==> flow/design.v <==
module JAM (
input CLK,
input RST,
output reg [2:0] W,
output reg [2:0] J,
input [6:0] Cost,
output [3:0] MatchCount,
output [9:0] MinCost,
output Valid );
parameter INIT  = 4'b0000;
parameter COMP  = 4'b0001;
parameter CHAN  = 4'b0010;
parameter FIND  = 4'b0011;
parameter EXCH  = 4'b0100;
parameter REV   = 4'b0101;
parameter GIVE  = 4'b0110;
parameter COUNT = 4'b0111;
parameter VALID = 4'b1000;
reg [3:0] curr_state;
reg [3:0] next_state;
parameter [0:3*128-1] mapTbl = {3'd7, 3'd6, 3'd5, 3'd6, 3'd4, 3'd6, 3'd5, 3'd6, 3'd3, 3'd6, 3'd5, 3'd6, 3'd4, 3'd6, 3'd5, 3'd6,
                            	3'd2, 3'd6, 3'd5, 3'd6, 3'd4, 3'd6, 3'd5, 3'd6, 3'd3, 3'd6, 3'd5, 3'd6, 3'd4, 3'd6, 3'd5, 3'd6,
                            	3'd1, 3'd6, 3'd5, 3'd6, 3'd4, 3'd6, 3'd5, 3'd6, 3'd3, 3'd6, 3'd5, 3'd6, 3'd4, 3'd6, 3'd5, 3'd6,
                	            3'd2, 3'd6, 3'd5, 3'd6, 3'd4, 3'd6, 3'd5, 3'd6, 3'd3, 3'd6, 3'd5, 3'd6, 3'd4, 3'd6, 3'd5, 3'd6,
                		  	    3'd0, 3'd6, 3'd5, 3'd6, 3'd4, 3'd6, 3'd5, 3'd6, 3'd3, 3'd6, 3'd5, 3'd6, 3'd4, 3'd6, 3'd5, 3'd6,
                			    3'd2, 3'd6, 3'd5, 3'd6, 3'd4, 3'd6, 3'd5, 3'd6, 3'd3, 3'd6, 3'd5, 3'd6, 3'd4, 3'd6, 3'd5, 3'd6,
                			    3'd1, 3'd6, 3'd5, 3'd6, 3'd4, 3'd6, 3'd5, 3'd6, 3'd3, 3'd6, 3'd5, 3'd6, 3'd4, 3'd6, 3'd5, 3'd6,
                				3'd2, 3'd6, 3'd5, 3'd6, 3'd4, 3'd6, 3'd5, 3'd6, 3'd3, 3'd6, 3'd5, 3'd6, 3'd4, 3'd6, 3'd5, 3'd6};
reg [0:6] compare;
reg [3:0] permutation [0:7];
reg [3:0] permutation_rot [0:7];
reg [3:0] permutation_ex [0:7];
reg [1:0] FIND_count;
wire [2:0] rot;
wire done;
reg [3:0] matchcount;
reg [9:0] mincost;
always@(posedge CLK) begin
	if(RST) curr_state <= INIT;
	else    curr_state <= next_state; 
end 
always@(*)begin
	case (curr_state)
	INIT  : next_state = COMP;
	COMP  : next_state = CHAN;  
	CHAN  : next_state = FIND;  
	FIND  : if(FIND_count==2) next_state = EXCH;  
	        else next_state = FIND;
	EXCH  : next_state = REV;  
	REV   : next_state = GIVE;  
	GIVE  : next_state = COUNT;
	COUNT : if(done) next_state = VALID;
			else next_state = COMP;
	VALID : next_state =  INIT;
	default : next_state = INIT;
	endcase
end
reg [3:0] count;
reg [9:0] cost;
reg start;
always@(posedge CLK) begin
	if(RST) start <= 0;
	else if(~RST) start <= 1;
	else start <= start;
end 
always@(posedge CLK) begin
	if(RST) begin
		W <= 0;
		J <= 0;
		count <= 1;
	end
	else begin
		W <= count >= 8 ? 0 : count;
		J <= permutation[count >= 8 ? 0 : count];
		if(count == 10) begin
			count <= 2;
			W <= 1;
			J <= permutation[1];
		end
		else begin
			count <= count + 1;
		end
	end
end
always@(posedge CLK) begin
	if(curr_state==INIT) begin
		mincost <= 10'd1023;
		matchcount <= 0;
		cost <= 0;
	end
	else if(start)begin
		cost <= cost + Cost;
		if(count == 10) begin
			if(cost < mincost)begin
				mincost <= cost;
				matchcount <= 1;
			end
			else if(cost == mincost)begin
				matchcount <= matchcount + 1;
			end
			cost <= 0;
		end
	end
end
assign MatchCount = matchcount;
assign MinCost = mincost;
always@(posedge CLK)begin
	if(curr_state == COMP) begin
		compare[6] <= permutation[6] < permutation[7];
		compare[5] <= permutation[5] < permutation[6];
		compare[4] <= permutation[4] < permutation[5];
		compare[3] <= permutation[3] < permutation[4];
		compare[2] <= permutation[2] < permutation[3];
		compare[1] <= permutation[1] < permutation[2];
		compare[0] <= permutation[0] < permutation[1];
	end
end
assign rot = mapTbl[compare*3+:3];
always @(posedge CLK) begin
	if(curr_state == CHAN) begin
  		permutation_rot[0] <= 0<=rot || (0>rot && permutation[0]<permutation[rot]) ? 8 : permutation[0];
  		permutation_rot[1] <= 1<=rot || (1>rot && permutation[1]<permutation[rot]) ? 8 : permutation[1];
  		permutation_rot[2] <= 2<=rot || (2>rot && permutation[2]<permutation[rot]) ? 8 : permutation[2];
  		permutation_rot[3] <= 3<=rot || (3>rot && permutation[3]<permutation[rot]) ? 8 : permutation[3];
  		permutation_rot[4] <= 4<=rot || (4>rot && permutation[4]<permutation[rot]) ? 8 : permutation[4];
  		permutation_rot[5] <= 5<=rot || (5>rot && permutation[5]<permutation[rot]) ? 8 : permutation[5];
  		permutation_rot[6] <= 6<=rot || (6>rot && permutation[6]<permutation[rot]) ? 8 : permutation[6];
  		permutation_rot[7] <= 7<=rot || (7>rot && permutation[7]<permutation[rot]) ? 8 : permutation[7];
  	end
end
reg [2:0] minIdx1;
reg [2:0] minIdx2;
reg [2:0] minIdx3;
reg [2:0] minIdx4;
reg [2:0] minIdx11;
reg [2:0] minIdx22;
reg [2:0] minIdx;
always@(posedge CLK)begin
	if(curr_state==INIT) begin
		FIND_count <= 0;
	end
	if(curr_state==FIND && FIND_count==0)begin
		minIdx4 <= permutation_rot[7] > permutation_rot[6] ? 6 : 7;
		minIdx3 <= permutation_rot[5] > permutation_rot[4] ? 4 : 5;
		minIdx2 <= permutation_rot[3] > permutation_rot[2] ? 2 : 3;
		minIdx1 <= permutation_rot[1] > permutation_rot[0] ? 0 : 1;
		FIND_count <= 1;
	end
	else if(curr_state==FIND && FIND_count==1)begin
		minIdx22 <= permutation_rot[minIdx4] > permutation_rot[minIdx3] ? minIdx3 : minIdx4;
		minIdx11 <= permutation_rot[minIdx2] > permutation_rot[minIdx1] ? minIdx1 : minIdx2;
		FIND_count <= 2;
	end
	else if(curr_state==FIND && FIND_count==2)begin
		minIdx <= permutation_rot[minIdx22] > permutation_rot[minIdx11] ? minIdx11 : minIdx22;
		FIND_count <= 0;
	end
	else begin
		FIND_count <= 0;
	end
end
always@(posedge CLK) begin
	if(curr_state==COMP) begin
		permutation_ex[0] <= permutation[0];
		permutation_ex[1] <= permutation[1];
		permutation_ex[2] <= permutation[2];
		permutation_ex[3] <= permutation[3];
		permutation_ex[4] <= permutation[4];
		permutation_ex[5] <= permutation[5];
		permutation_ex[6] <= permutation[6];
		permutation_ex[7] <= permutation[7];
	end
	else if(curr_state==EXCH) begin
		permutation_ex[rot] <= permutation[minIdx];
		permutation_ex[minIdx] <= permutation[rot];
	end
	else if(curr_state == REV)begin
		if(0>rot)
			permutation_ex[0] <= permutation_ex[7-(0-rot-1)];
		if(1>rot)
			permutation_ex[1] <= permutation_ex[7-(1-rot-1)];
		if(2>rot)
			permutation_ex[2] <= permutation_ex[7-(2-rot-1)];
		if(3>rot)
			permutation_ex[3] <= permutation_ex[7-(3-rot-1)];
		if(4>rot)
			permutation_ex[4] <= permutation_ex[7-(4-rot-1)];
		if(5>rot)
			permutation_ex[5] <= permutation_ex[7-(5-rot-1)];
		if(6>rot)
			permutation_ex[6] <= permutation_ex[7-(6-rot-1)];
		if(7>rot)
			permutation_ex[7] <= permutation_ex[7-(7-rot-1)];
	end
end
always@(posedge CLK)begin
	if(curr_state == INIT) begin
		permutation[0] <= 0;
		permutation[1] <= 1;
		permutation[2] <= 2;
		permutation[3] <= 3;
		permutation[4] <= 4;
		permutation[5] <= 5;
		permutation[6] <= 6;
		permutation[7] <= 7;
	end
	else if(curr_state == GIVE) begin
		permutation[0] <= permutation_ex[0];
		permutation[1] <= permutation_ex[1];
		permutation[2] <= permutation_ex[2];
		permutation[3] <= permutation_ex[3];
		permutation[4] <= permutation_ex[4];
		permutation[5] <= permutation_ex[5];
		permutation[6] <= permutation_ex[6];
		permutation[7] <= permutation_ex[7];
	end
end
assign done = compare==0;
assign Valid = (curr_state == VALID);
endmodule
Settings: LEC_CHECK=0, CAP_MARGIN=20, CELL_PAD_IN_SITES_GLOBAL_PLACEMENT=0, CORE_ASPECT_RATIO=0.89, CORE_MARGIN=2, CORE_UTILIZATION=72, CTS_CLUSTER_SIZE=22, GPL_ROUTABILITY_DRIVEN=1, MAX_ROUTING_LAYER=met5, PLACE_DENSITY=0.95, SETUP_SLACK_MARGIN=0.31, SLEW_MARGIN=30, TNS_END_PERCENT=100; clock period 2.09 ns.
run.sh (not shown) runs the stock make flow with config.mk's settings and CLKGATE_MAP_FILE=.
The first run ended with an error in 4_1_cts.
Then changed:
- CELL_PAD_IN_SITES_GLOBAL_PLACEMENT: 0 -> default
- CORE_ASPECT_RATIO: 0.89 -> default
- CORE_UTILIZATION: 72 -> 49
- CTS_CLUSTER_SIZE: 22 -> default
- GPL_ROUTABILITY_DRIVEN: 1 -> default
- MAX_ROUTING_LAYER: met5 -> default
- PLACE_DENSITY: 0.95 -> default
- SETUP_SLACK_MARGIN: 0.31 -> default
- SLEW_MARGIN: 30 -> 20
- TNS_END_PERCENT: 100 -> default
- clock period: 2.09 -> 3.82 ns (I/O delays scaled with it)
=>
- The new run ran to the end with violations: negative setup slack
- synthesized area stays the same
- die area increases by 45%
- synthesized cell count stays the same
Then changed:
- CORE_UTILIZATION: 49 -> 23
- clock period: 3.82 -> 6.2 ns (I/O delays scaled with it)
What happened: The changed run passed the timing, design-rule and antenna checks. Final area falls by about 11%. Area after synthesis stays the same. Worst setup slack is better by 2300 ps.
Then changed:
- ABC_AREA: default -> 1
- CELL_PAD_IN_SITES_GLOBAL_PLACEMENT: default -> 2
- CORE_UTILIZATION: 23 -> 40
- CTS_CLUSTER_DIAMETER: default -> 292
- GPL_ROUTABILITY_DRIVEN: default -> 0
Outcome: Total power fell by 2.4%; routed wire length drops by 9.5%; cell area shrinks by 20%; worst setup slack gets better by 320 ps; worst hold slack loses 11 ps; sequential cell count stays the same; die area came out lower by 47%; clock power barely changes.

* * *

main:
RTL: the design.v shown in full above, as it stands there.
make LEC_CHECK=0 ABC_AREA=1 CAP_MARGIN=20 CORE_MARGIN=2 CORE_UTILIZATION=65 CTS_CLUSTER_SIZE=72 SLEW_MARGIN=20 finish   # period 5.77 ns
Both conditions hold for main: the flow ran to the end and the final layout passed the timing, design-rule and antenna checks.
Inputs modified between main and the feature branch:
- PLACE_DENSITY_LB_ADDON: unset -> 0.12
- SETUP_SLACK_MARGIN: unset -> 1.59
- CORE_UTILIZATION: 65 -> 72
==> results <==
In the summary table, the feature branch is marked failed, with error GRT-0232 raised in 5_1_grt. The feature branch vs. main: die height -4.8%; half-perimeter wire length after placement +about 2.5%. Comparing the feature branch against main, there is no change at all in number of flops mapped to enable cells by yosys. Between the feature branch and main, the number of cells in Yosys stat does not differ in any meaningful way. The area of the core region number comes out higher for main vs the feature branch. The feature branch vs. main: cell area after placement now sits higher; die area shows a reduction of about 9%.

* * *

Starts from the design.v that is shown in full above.
clock: 3.82 ns
lec_check: 0
abc_area: 1
cap_margin: 20
core_margin: 2
core_utilization: 72
cts_cluster_diameter: 354
cts_cluster_size: 99
setup_slack_margin: -0.31
slew_margin: 20
The baseline failed in global routing (5_1_grt) with GRT-0116.
Edit:
ABC_AREA = not set   (was 1)
CORE_UTILIZATION = 57   (was 72)
CTS_CLUSTER_DIAMETER = not set   (was 354)
CTS_CLUSTER_SIZE = not set   (was 99)
SETUP_SLACK_MARGIN = not set   (was -0.31)
clock period = 3.67 ns   (was 3.82 ns; I/O delays follow)
=> This time the run reached the layout checks and failed them: setup timing. Die size is higher by well over a third. Synthesized area is higher by roughly a tenth. Synthesized cell count is lower by roughly a tenth.
Edit:
CORE_UTILIZATION = 56   (was 57)
SETUP_SLACK_MARGIN = 1.01   (was not set)
clock period = 3.44 ns   (was 3.67 ns; I/O delays follow)
After rerunning: The changed run reached the layout checks and failed them: setup timing. Core utilization came out higher by 2.2 points. Total power rises by 7.5%. Design area is higher by 3.7%. Maximum frequency is lower by 2.3%.
Edit:
CORE_UTILIZATION = 63   (was 56)
SETUP_SLACK_MARGIN = not set   (was 1.01)
clock period = 7.64 ns   (was 3.44 ns; I/O delays follow)
=> Now the flow finished with timing, DRC and antenna clean. Global-route usage shrinks by 2.9 points. Routed wire length shrinks by 19%. Power shrinks by 57%. Area after synthesis stays the same. Hold slack gets better by 4.8 ps. Die size shrinks by 11%. Cell count shrinks by 18%. Design area shrinks by 25%. Core utilization shrinks by 13 points. Worst setup slack gets better by 3000 ps.

* * *

## build 13
Starts from the design.v that is shown in full above.
==> flow/config.mk <==
export PLATFORM = sky130hd
export DESIGN_NAME = JAM
export DESIGN_NICKNAME = JAM
export VERILOG_FILES = /design/flow/design.v
export SDC_FILE = /design/flow/constraint.sdc
export NUM_CORES = 4
export LEC_CHECK = 0
export CAP_MARGIN = 20
export CELL_PAD_IN_SITES_GLOBAL_PLACEMENT = 1
export CORE_MARGIN = 5
export CORE_UTILIZATION = 52
export CTS_CLUSTER_DIAMETER = 364
export CTS_CLUSTER_SIZE = 44
export GPL_ROUTABILITY_DRIVEN = 1
export MAX_ROUTING_LAYER = met5
export PLACE_DENSITY = 0.35
export SLEW_MARGIN = 30
export TNS_END_PERCENT = 45
==> flow/constraint.sdc <==
create_clock -name core_clock -period 3.5 [get_ports {CLK}]
set_input_delay 0.7000 -clock core_clock [delete_from_list [all_inputs] [get_ports {CLK}]]
set_output_delay 0.7000 -clock core_clock [all_outputs]
set_load 0.01 [all_outputs]
Build 13 finished every stage; the final checks, however, were not passed, the failures being setup timing.
> inputs changed (build 13 -> build 65)
Settings: changing CORE_MARGIN from 5 to 2; removing CTS_CLUSTER_SIZE (formerly 44); removing PLACE_DENSITY (formerly 0.35); removing TNS_END_PERCENT (formerly 45); removing GPL_ROUTABILITY_DRIVEN (formerly 1); removing MAX_ROUTING_LAYER (formerly met5); removing CTS_CLUSTER_DIAMETER (formerly 364); changing SLEW_MARGIN from 30 to 20; removing CELL_PAD_IN_SITES_GLOBAL_PLACEMENT (formerly 1); changing CORE_UTILIZATION from 52 to 40; changing the clock period (ns, I/O delays scaled along) from 3.5 to 6.2.
- [compare] base=build 13 new=build 65: insertion delay to the later sink of the worst-skew pair closely matched the old numbers; placed instance area moved down; initial antenna violation count has decreased.
- Of build 13 and build 65, just one finished clean: build 65.
- Build 13 -> stages 100% | layout checks FAIL | setup timing
- Ratio of final minimum period to clock period: build 65 vs build 13 down 72 points
- Build 65 against build 13: internal power shows a reduction of about 45%, fraction of synthesized area in multiplexers closely matched the old numbers.
Input changes introduced in build 25 (baseline for comparison: build 65):
Settings: setting CTS_CLUSTER_DIAMETER to 384 for the first time; changing CORE_UTILIZATION from 40 to 60; setting CTS_CLUSTER_SIZE to 53 for the first time.
Results
- Build 25 reached the final stage; the timing, design-rule and antenna checks on its layout passed.
- Portion of total power attributed to combinational logic for build 25: 0.3 points up relative to build 65
- Going from build 65 to build 25, power after layout lost 1.5%; tightest hold margin lost 30 ps; pin count of the biggest net entering global routing picked up an extra 4.
- In build 25 the weighted congestion at the end of routability-driven global placement turned out 1.9% lower than in build 65.
- Diff build 65 -> build 25: met2 track demand over resource in global routing grew by 18 points; final core utilization grew by 23 points.
- Going from build 65 to build 25, first-iteration DRC count saw an increase, standby leakage power saw a decrease, worst path arrival time saw little to no change.
- Compared with build 65, build 25 instantiates a smaller number of cells.
[inputs] build 58 vs build 25
Settings: CTS_CLUSTER_SIZE: 53 -> unset; CORE_UTILIZATION: 60 -> 8; CTS_CLUSTER_DIAMETER: 384 -> unset; the clock period (ns, I/O delays scaled along): 6.2 -> 7.64.
Results
Build 58: PASS, flow complete, no timing, DRC or antenna violations. Relative to build 25, the power density over cell area of build 58 is lower by about 28%. Build 58: die area higher than build 25. Build 58 vs build 25: overall routed net length up. Part of the power in the clock network sits lower in build 58 than in build 25.
No activity file was given, so power comes from the tool's default toggle rates.
